==> inputs of v28 <==
// neuron_intra_Nbits
module neuron_intra_Nbits #(
    parameter N = 16,
    parameter N_INPUTS = 16,
    parameter LOG_N_INPUTS = 4  
) (
    input  wire                         clk,
    input  wire                         rst,
    input  wire                         en,
    input  wire signed [N*N_INPUTS-1:0] W,     
    input  wire signed [N*N_INPUTS-1:0] X_N,   
    output reg signed [         N-1:0] Out
);
  wire signed [2*N*N_INPUTS-1:0] prod;
  wire signed [         N-1:0] act_out;
  genvar i;
  generate
    for (i = 0; i < N_INPUTS; i = i + 1) begin : mults
      wire signed [N-1:0] Wi;
      wire signed [N-1:0] Xi;
      assign Wi = W[i*N+:N];
      assign Xi = X_N[i*N+:N];
      assign prod[i*2*N+:2*N] = Wi * Xi;
    end
  endgenerate
  genvar j, k;
  generate
    for (j = 0; j < LOG_N_INPUTS; j = j + 1) begin : ADDER_TREE
      wire signed [2*N*(N_INPUTS >> (j+1))-1:0] sum_stage;
      if(j == 0) begin
        for (k = 0; k < (N_INPUTS >> (j+1)); k = k + 1) begin : STAGE0
          assign sum_stage[2*k*N+:2*N] = prod[2*k*2*N+:2*N] + prod[(2*k+1)*2*N+:2*N];
        end
      end else begin
        for (k = 0; k < (N_INPUTS >> (j+1)); k = k + 1) begin : STAGEJ
          assign sum_stage[2*k*N+:2*N] = ADDER_TREE[j-1].sum_stage[2*k*2*N+:2*N] + ADDER_TREE[j-1].sum_stage[(2*k+1)*2*N+:2*N];
        end
      end
    end
    wire signed [2*N-1:0] sum_all;
    assign sum_all = ADDER_TREE[LOG_N_INPUTS-1].sum_stage;
  endgenerate
  reg signed [2*N-1:0] acc;
  always @(posedge clk or posedge rst) begin
    if (rst) begin
		acc <= 0;
		Out <= 0;
	 end
    else if (en) begin
		acc <= sum_all;
		Out <= act_out;
	 end
  end
  localparam signed [N-1:0] MAX_VAL = {1'b0, {(N-1){1'b1}}};  
  assign act_out = (acc < 0) ? 0 : (acc > MAX_VAL) ? MAX_VAL : acc;
endmodule
Settings: LEC_CHECK=0, CAP_MARGIN=30, CELL_PAD_IN_SITES_GLOBAL_PLACEMENT=3, CORE_ASPECT_RATIO=1.16, CORE_MARGIN=2, CORE_UTILIZATION=36, CTS_CLUSTER_DIAMETER=95, CTS_CLUSTER_SIZE=12, PLACE_DENSITY_LB_ADDON=0.11, SETUP_SLACK_MARGIN=-0.96, SLEW_MARGIN=10, TNS_END_PERCENT=15; clock period 13.5 ns.
run.sh (not shown) runs the stock make flow with config.mk's settings and CLKGATE_MAP_FILE=.
==> v26: changes against v28 <==
CAP_MARGIN = 20   (was 30)
CELL_PAD_IN_SITES_GLOBAL_PLACEMENT = not set   (was 3)
CORE_ASPECT_RATIO = not set   (was 1.16)
CORE_UTILIZATION = 57   (was 36)
CTS_CLUSTER_DIAMETER = not set   (was 95)
CTS_CLUSTER_SIZE = not set   (was 12)
PLACE_DENSITY_LB_ADDON = not set   (was 0.11)
SETUP_SLACK_MARGIN = not set   (was -0.96)
SLEW_MARGIN = 20   (was 10)
TNS_END_PERCENT = not set   (was 15)
==> flow/constraint.sdc (replaced) <==
create_clock -name core_clock -period 11.0 [get_ports {clk}]
set_input_delay 2.2000 -clock core_clock [delete_from_list [all_inputs] [get_ports {clk}]]
set_output_delay 2.2000 -clock core_clock [all_outputs]
set_load 0.01 [all_outputs]
==> v30: changes against v28 <==
CAP_MARGIN = 20   (was 30)
CELL_PAD_IN_SITES_GLOBAL_PLACEMENT = not set   (was 3)
CORE_ASPECT_RATIO = not set   (was 1.16)
CORE_UTILIZATION = 22   (was 36)
CTS_CLUSTER_DIAMETER = not set   (was 95)
CTS_CLUSTER_SIZE = 63   (was 12)
MAX_ROUTING_LAYER = met4   (was not set)
PLACE_DENSITY_LB_ADDON = not set   (was 0.11)
SETUP_SLACK_MARGIN = 3.17   (was -0.96)
SLEW_MARGIN = 20   (was 10)
TNS_END_PERCENT = not set   (was 15)
==> v9: changes against v28 <==
CAP_MARGIN = 10   (was 30)
CELL_PAD_IN_SITES_GLOBAL_PLACEMENT = not set   (was 3)
CORE_ASPECT_RATIO = 1.08   (was 1.16)
CORE_MARGIN = 10   (was 2)
CORE_UTILIZATION = 22   (was 36)
CTS_CLUSTER_DIAMETER = 264   (was 95)
CTS_CLUSTER_SIZE = 71   (was 12)
GPL_ROUTABILITY_DRIVEN = 0   (was not set)
MAX_ROUTING_LAYER = met4   (was not set)
PLACE_DENSITY_LB_ADDON = 0.07   (was 0.11)
SETUP_SLACK_MARGIN = not set   (was -0.96)
SLEW_MARGIN = 35   (was 10)
TNS_END_PERCENT = not set   (was 15)
==> deck_impl_summary.md <==
Synthesis and Place & Route Summary

Setup path
  • Worst Path Required: 13.69 ns
  • CP Buf/Inv Count: 7
  • Critical path capture point: acc[31]
  • RR Startpoint: acc[19]

Place
  • Post-Place Cell Area: 182000 sq um

Outcome
  • Status: complete, no violations

Final layout
  • Clk cell area share: 0.000965

Routing
  • Total Wirelength: 627000 um

Global route
  • Met1 Resource Use GR: 0.214
The numbers above come from v30.

==> deck_impl_summary.md <==
Synthesis and Place & Route Summary

Setup path
  • Critical path capture point: acc[28]
  • CP Buf/Inv Count: 8
  • Worst Path Required: 13.73 ns

Outcome
  • Status: complete, no violations

Place
  • Post-Place Cell Area: 189000 sq um

Final layout
  • Clk cell area share: 0.00103
The numbers above come from v9.

==> deck_impl_summary.md <==
Synthesis and Place & Route Summary

Final layout
  • Clk cell area share: 0.00102

Place
  • Post-Place Cell Area: 182000 sq um

Outcome
  • Status: finished with violations
  • SO Faults: negative setup slack

Setup path
  • Critical path capture point: acc[31]
  • Worst Path Required: 11.21 ns
  • CP Buf/Inv Count: 8

Timing
  • Final worst slack: -1.05 ns
  • Final setup fails: 21
The numbers above come from v26.

==> deck_impl_summary.md <==
Synthesis and Place & Route Summary

Place
  • Post-Place Cell Area: 180000 sq um

Setup path
  • Worst Path Required: 13.72 ns
  • CP Buf/Inv Count: 9
  • RR Startpoint: acc[21]

Timing
  • Final worst slack: -0.280 ns
  • Final setup fails: 2

Outcome
  • Status: finished with violations
  • SO Faults: negative setup slack

Final layout
  • Clk cell area share: 0.00107

Global route
  • Met1 Resource Use GR: 0.359
The numbers above come from v28.

